== run 1 ==
Design b58_cliky, start of the top module:
module b58_cliky
	(
		CLOCK_50,						 
    KEY,
    SW,
    HEX0, HEX1, HEX2, HEX3, HEX4, HEX5, HEX6, HEX7,
		PLOT_X,
		PLOT_Y,
		PLOT_COLOUR,
		PLOT_EN
	);
Size: ~2600 cells after synthesis, about 220 flip-flops, ~0.019 mm^2 of cells after synthesis.
clock: 7.84 ns
lec_check: 0
cap_margin: 20
cell_pad_in_sites_global_placement: 0
core_margin: 2
core_utilization: 65
gpl_timing_driven: 1
place_density: 0.91
slew_margin: 20
run.sh (not shown) runs the stock make flow with config.mk's settings and CLKGATE_MAP_FILE=.
Run 1: aborted in global routing (5_1_grt) (tool error)
### run 1 -> run 2
# run 1
export LEC_CHECK = 0
export CAP_MARGIN = 20
export CELL_PAD_IN_SITES_GLOBAL_PLACEMENT = 0
export CORE_MARGIN = 2
export CORE_UTILIZATION = 65
export GPL_TIMING_DRIVEN = 1
export PLACE_DENSITY = 0.91
export SLEW_MARGIN = 20
create_clock -name core_clock -period 7.84 [get_ports {CLOCK_50}]
# run 2
export LEC_CHECK = 0
export CAP_MARGIN = 20
export CORE_MARGIN = 2
export CORE_UTILIZATION = 40
export PLACE_DENSITY = 0.6
export SLEW_MARGIN = 20
create_clock -name core_clock -period 16.0 [get_ports {CLOCK_50}]
Results
Run 2 has completed all stages; timing, DRC and antenna checks passed. As far as maximum level of the CTS H-tree is concerned, run 2 and run 1 perform about the same. Summary of run 2 over run 1: instance count after placement with tap cells included down about 3.4%; global placer's final weighted congestion down about 11%; synthesized chip area reported by yosys flat. Horizontal die dimension (run 2 vs. run 1) increases by more than a quarter. When run 2 is measured against run 1, its placement-stage worst setup slack turns out 4.13 ns higher. [compare] base=run 1 new=run 2: HPWL after detailed placement fell about 9%; y dimension of the die now sits higher; area of the chip went up about 60%. Relative to run 1, core outline area has increased by 63% in run 2.
For run 3, these inputs were changed with respect to run 2:
# run 2
export LEC_CHECK = 0
export CAP_MARGIN = 20
export CORE_MARGIN = 2
export CORE_UTILIZATION = 40
export PLACE_DENSITY = 0.6
export SLEW_MARGIN = 20
create_clock -name core_clock -period 16.0 [get_ports {CLOCK_50}]
# run 3
export LEC_CHECK = 0
export CAP_MARGIN = 25
export CELL_PAD_IN_SITES_DETAIL_PLACEMENT = 1
export CORE_ASPECT_RATIO = 1.52
export CORE_MARGIN = 3
export CORE_UTILIZATION = 40
export CTS_CLUSTER_SIZE = 95
export GPL_ROUTABILITY_DRIVEN = 0
export HOLD_SLACK_MARGIN = 0.14
export MAX_ROUTING_LAYER = met5
export MIN_ROUTING_LAYER = met2
export PLACE_DENSITY = 0.6
export SLEW_MARGIN = 15
export TNS_END_PERCENT = 95
create_clock -name core_clock -period 16.0 [get_ports {CLOCK_50}]
## What came out
- Between run 3 and run 2, number of cells on the critical path is higher for run 2, run 3 comes in under that.
- Relative to run 2, via count has increased by 8547 in run 3.
- Changes observed in run 3 relative to run 2: clock group total power up 13%, areal power density over the cells up 7.2%, wire length up 12000 um.
#### Input delta (run 4 over run 3)
# run 3
export LEC_CHECK = 0
export CAP_MARGIN = 25
export CELL_PAD_IN_SITES_DETAIL_PLACEMENT = 1
export CORE_ASPECT_RATIO = 1.52
export CORE_MARGIN = 3
export CORE_UTILIZATION = 40
export CTS_CLUSTER_SIZE = 95
export GPL_ROUTABILITY_DRIVEN = 0
export HOLD_SLACK_MARGIN = 0.14
export MAX_ROUTING_LAYER = met5
export MIN_ROUTING_LAYER = met2
export PLACE_DENSITY = 0.6
export SLEW_MARGIN = 15
export TNS_END_PERCENT = 95
create_clock -name core_clock -period 16.0 [get_ports {CLOCK_50}]
# run 4
export LEC_CHECK = 0
export CAP_MARGIN = 20
export CORE_ASPECT_RATIO = 1.37
export CORE_MARGIN = 2
export CORE_UTILIZATION = 56
export CTS_CLUSTER_DIAMETER = 243
export MAX_ROUTING_LAYER = met4
export MIN_ROUTING_LAYER = met2
export PLACE_DENSITY_LB_ADDON = 0.2
export SLEW_MARGIN = 30
export TNS_END_PERCENT = 20
create_clock -name core_clock -period 16.0 [get_ports {CLOCK_50}]
Findings:
- Run 4 ended with every stage complete and zero timing, DRC or antenna violations.
- Of run 4 and run 3, the higher worst supply voltage drop on vdd belongs to run 4.
- Run 4 vs run 3: clock-buffer cell count down by a few percent
- Run 4 vs run 3 — final critical-path share of the clock period dropped 0.31 points.
- Of run 4 and run 3, it is run 4 that has the higher clock skew.

========
Starting RTL as in the previous note.
export LEC_CHECK = 0
export CAP_MARGIN = 20
export CELL_PAD_IN_SITES_GLOBAL_PLACEMENT = 0
export CORE_MARGIN = 2
export CORE_UTILIZATION = 70
export CTS_CLUSTER_DIAMETER = 30
export GPL_TIMING_DRIVEN = 1
export SLEW_MARGIN = 20
create_clock -name core_clock -period 10.5 [get_ports {CLOCK_50}]
The starting point finished but failed the layout checks on negative setup slack.
Rerun with:
Settings changed: CORE_UTILIZATION 70 to 72, CTS_CLUSTER_DIAMETER 30 to 28, PLACE_DENSITY set to 0.91.
Clock period 10.5 ns to 7.6 ns, I/O delays scaled along.
Outcome: This time the run stopped in 5_1_grt on GRT-0116. Die area went down by 2.7%. Area after synthesis does not change. Synthesized cell count does not change.
Rerun with:
Settings changed: CELL_PAD_IN_SITES_GLOBAL_PLACEMENT 0 to unset, CTS_CLUSTER_DIAMETER 28 to unset, GPL_TIMING_DRIVEN 1 to unset, PLACE_DENSITY 0.91 to 0.66, TNS_END_PERCENT set to 5.
Clock period 7.6 ns to 10.3 ns, I/O delays scaled along.
Effect: With this change the flow produced a layout that fails on negative setup slack. Die area is unchanged. Synthesized area stays the same. Synthesized cell count is unchanged.
Rerun with:
Settings changed: CORE_UTILIZATION 72 to 26, PLACE_DENSITY 0.66 to 0.6, TNS_END_PERCENT 5 to unset.
Clock period 10.3 ns to 15.2 ns, I/O delays scaled along.
The changed run completed with no timing, DRC or antenna violations.
Routed wire length came out lower by about 33%.
Sequential power came out lower by 33%.
Synthesized cell count does not change.
Via count came out lower by about 25%.
Power came out lower by 30%.
Combinational power came out lower by about 37%.

========
run A:
b58_cliky again, from the RTL that the note above started with.
==> flow/config.mk <==
export PLATFORM = sky130hd
export DESIGN_NAME = b58_cliky
export DESIGN_NICKNAME = b58_cliky
export VERILOG_FILES = /design/flow/design.v
export SDC_FILE = /design/flow/constraint.sdc
export NUM_CORES = 4
export LEC_CHECK = 0
export CAP_MARGIN = 20
export CELL_PAD_IN_SITES_DETAIL_PLACEMENT = 0
export CORE_MARGIN = 6
export CORE_UTILIZATION = 32
export GPL_ROUTABILITY_DRIVEN = 0
export HOLD_SLACK_MARGIN = -0.01
export MAX_ROUTING_LAYER = met5
export MIN_ROUTING_LAYER = met2
export PLACE_DENSITY_LB_ADDON = 0.04
export SETUP_SLACK_MARGIN = 2.42
export SLEW_MARGIN = 20
export TNS_END_PERCENT = 40
==> flow/constraint.sdc <==
create_clock -name core_clock -period 20.4 [get_ports {CLOCK_50}]
set_input_delay 4.0800 -clock core_clock [delete_from_list [all_inputs] [get_ports {CLOCK_50}]]
set_output_delay 4.0800 -clock core_clock [all_outputs]
set_load 0.01 [all_outputs]
## Diff of input files: run B against run A
Settings: CORE_MARGIN now 2, was 6; MAX_ROUTING_LAYER no longer set, was met5; CORE_UTILIZATION now 59, was 32; PLACE_DENSITY_LB_ADDON no longer set, was 0.04; HOLD_SLACK_MARGIN no longer set, was -0.01; SETUP_SLACK_MARGIN now 3.06, was 2.42; MIN_ROUTING_LAYER no longer set, was met2; TNS_END_PERCENT no longer set, was 40; CELL_PAD_IN_SITES_DETAIL_PLACEMENT no longer set, was 0; GPL_ROUTABILITY_DRIVEN no longer set, was 0; the clock period (ns, I/O delays scaled along) now 11.3, was 20.4.
## What came out
No stage failed in run B, and the final checks on the layout all came back clean. | portion of the clock cycle consumed by the worst path in the final layout | higher: run B |. Between run A and run B, global-route usage increased. Cell area after placement was lower in run A than in run B.
Inputs modified between run B and run C:
Settings: an added PLACE_DENSITY of 0.66; a change of CAP_MARGIN from 20 to 0; a change of CORE_UTILIZATION from 59 to 72; a deleted SETUP_SLACK_MARGIN that had been 3.06; a change of the clock period (ns, I/O delays scaled along) from 11.3 to 10.3.
No final results exist for run C, since it was stopped by error ODB-0269 during global routing (5_1_grt). Per the final summary, run B finished and its layout is clean on timing, DRC and antenna. Run C -> run B: synthesis-stage register bit count delta 0, exact match. Run C -> run B: area of the mapped netlist delta 0, exact match. There was hardly any difference in top-level port count between run C and run B. Re buffers inserted during post-CTS setup optimization: run C and run B aren't equal, and the higher value belongs to run B. Run B -> run C: area fraction in full adders, half adders and majority gates delta 0, exact match. Looking only at area of the chip, and setting everything else aside, the higher value of run C and run B goes to run B. Width of the die for run C is lower than for run B.
Setup changes, run C to run D
Settings: PLACE_DENSITY no longer set, was 0.66; CAP_MARGIN now 20, was 0; CORE_UTILIZATION now 60, was 72; the clock period (ns, I/O delays scaled along) now 8.46, was 10.3.
### Flow results
- No crash in run D: every stage finished, but the layout fails its final checks due to negative setup slack.
- Status: area share of and-or/or-and cells after synthesis parity (run D, run C)
- When the final numbers for run C and run D were put side by side, the count of instances resized after the clock tree is built turned out to be smaller in run C.
- Run C -> run D: number of buffers between clock root and the deepest sink delta 0, exact match
- From run C to run D the numbers moved as follows: weighted congestion reported at the end of routability-driven placement went up, number of buffers created by CTS increased by 2 relative to the old numbers, cell area reported after detailed placement rose 2.8%, setup slack at placement went down by 1.61 ns.
- [compare] base=run C new=run D: die outline area went up, cell count after placement went up.

========
Setup of onyx:
Starting RTL as in the previous note.
Settings: LEC_CHECK=0, ABC_AREA=0, CAP_MARGIN=25, CELL_PAD_IN_SITES_GLOBAL_PLACEMENT=3, CORE_MARGIN=2, CORE_UTILIZATION=24, GPL_ROUTABILITY_DRIVEN=0, GPL_TIMING_DRIVEN=0, HOLD_SLACK_MARGIN=0.15, MAX_ROUTING_LAYER=met4, MIN_ROUTING_LAYER=met2, PLACE_DENSITY_LB_ADDON=0.26, SLEW_MARGIN=0, TNS_END_PERCENT=5; clock period 13.1 ns.
## Diff of input files: garnet against onyx
==> flow/config.mk <==
export PLATFORM = sky130hd
export DESIGN_NAME = b58_cliky
export DESIGN_NICKNAME = b58_cliky
export VERILOG_FILES = /design/flow/design.v
export SDC_FILE = /design/flow/constraint.sdc
export NUM_CORES = 4
export LEC_CHECK = 0
export CAP_MARGIN = 20
export CELL_PAD_IN_SITES_GLOBAL_PLACEMENT = 3
export CORE_MARGIN = 2
export CORE_UTILIZATION = 20
export GPL_TIMING_DRIVEN = 0
export HOLD_SLACK_MARGIN = -0.06
export MAX_ROUTING_LAYER = met4
export PLACE_DENSITY = 0.91
export SLEW_MARGIN = 20
- Relative to onyx, the peak supply drop measured on garnet has decreased slightly.
- As of garnet, area of the core had risen by more than 10% compared to onyx.
- The post-layout total power of garnet falls short of that of onyx by 1.7%.
- First-pass GRT wire length for garnet: about 10% down relative to onyx
- Routed wire length ended up 9800 um lower on garnet than on onyx.
- Sort onyx and garnet by via count desc -> top: onyx
- Taking onyx as the reference point, the met3 routed wirelength of garnet falls by about 90%.
The inputs of lagoon differ from those of garnet as listed below.
==> flow/config.mk <==
export PLATFORM = sky130hd
export DESIGN_NAME = b58_cliky
export DESIGN_NICKNAME = b58_cliky
export VERILOG_FILES = /design/flow/design.v
export SDC_FILE = /design/flow/constraint.sdc
export NUM_CORES = 4
export LEC_CHECK = 0
export ABC_AREA = 1
export CAP_MARGIN = 25
export CELL_PAD_IN_SITES_GLOBAL_PLACEMENT = 3
export CORE_MARGIN = 2
export CORE_UTILIZATION = 24
export GPL_ROUTABILITY_DRIVEN = 0
export GPL_TIMING_DRIVEN = 0
export HOLD_SLACK_MARGIN = 0.15
export MAX_ROUTING_LAYER = met4
export PLACE_DENSITY_LB_ADDON = 0.26
export SLEW_MARGIN = 0
export TNS_END_PERCENT = 40
Results
- lagoon against garnet: clock network power share saw an increase; first-pass GRT wire length saw an increase; mean area per synthesized cell saw a decrease; fraction of the cycle the final worst path needs saw a decrease.
- On initial antenna violation count, the higher figure sits with lagoon, not garnet.
- Of lagoon and garnet, the higher detailed-routed wire length on met2 belongs to garnet.
- garnet ended up with sky130_fd_sc_hd__or4_4 as its slowest library cell on the worst path; lagoon ended up with sky130_fd_sc_hd__dfxtp_1.
- Compared with garnet, in lagoon post-detailed-route wirelength per cell fell 5.2%; post-placement cell area fell about 2.8%.
Edits applied to the flow inputs when going from lagoon to harbor:
==> flow/config.mk <==
export PLATFORM = sky130hd
export DESIGN_NAME = b58_cliky
export DESIGN_NICKNAME = b58_cliky
export VERILOG_FILES = /design/flow/design.v
export SDC_FILE = /design/flow/constraint.sdc
export NUM_CORES = 4
export LEC_CHECK = 0
export ABC_AREA = 1
export CAP_MARGIN = 5
export CORE_MARGIN = 2
export CORE_UTILIZATION = 72
export CTS_CLUSTER_SIZE = 78
export SLEW_MARGIN = 20
==> flow/constraint.sdc <==
create_clock -name core_clock -period 8.96 [get_ports {CLOCK_50}]
set_input_delay 1.7920 -clock core_clock [delete_from_list [all_inputs] [get_ports {CLOCK_50}]]
set_output_delay 1.7920 -clock core_clock [all_outputs]
set_load 0.01 [all_outputs]
- global routing: harbor exited with error
- The higher total number of H-tree levels of lagoon and harbor is in lagoon.
- Against lagoon as the reference, harbor delivers a higher quantity of gates resized following cts.
- Against lagoon, harbor reports a placed standard-cell area that is higher.
- Changes observed in harbor relative to lagoon: count of placed standard cells including taps saw a decrease; sum of net half-perimeters after detailed placement shrank by about 20%.
- Looking at lagoon and harbor, the number of buffer cells added on primary ports is a wash.
- Of harbor and lagoon, it is harbor that has the lower height of the die.
- Going from lagoon to harbor, xor/xnor share of the synthesized area did not really move; die area went down; horizontal die dimension went down.
Power is estimated from default activity; no workload was simulated.
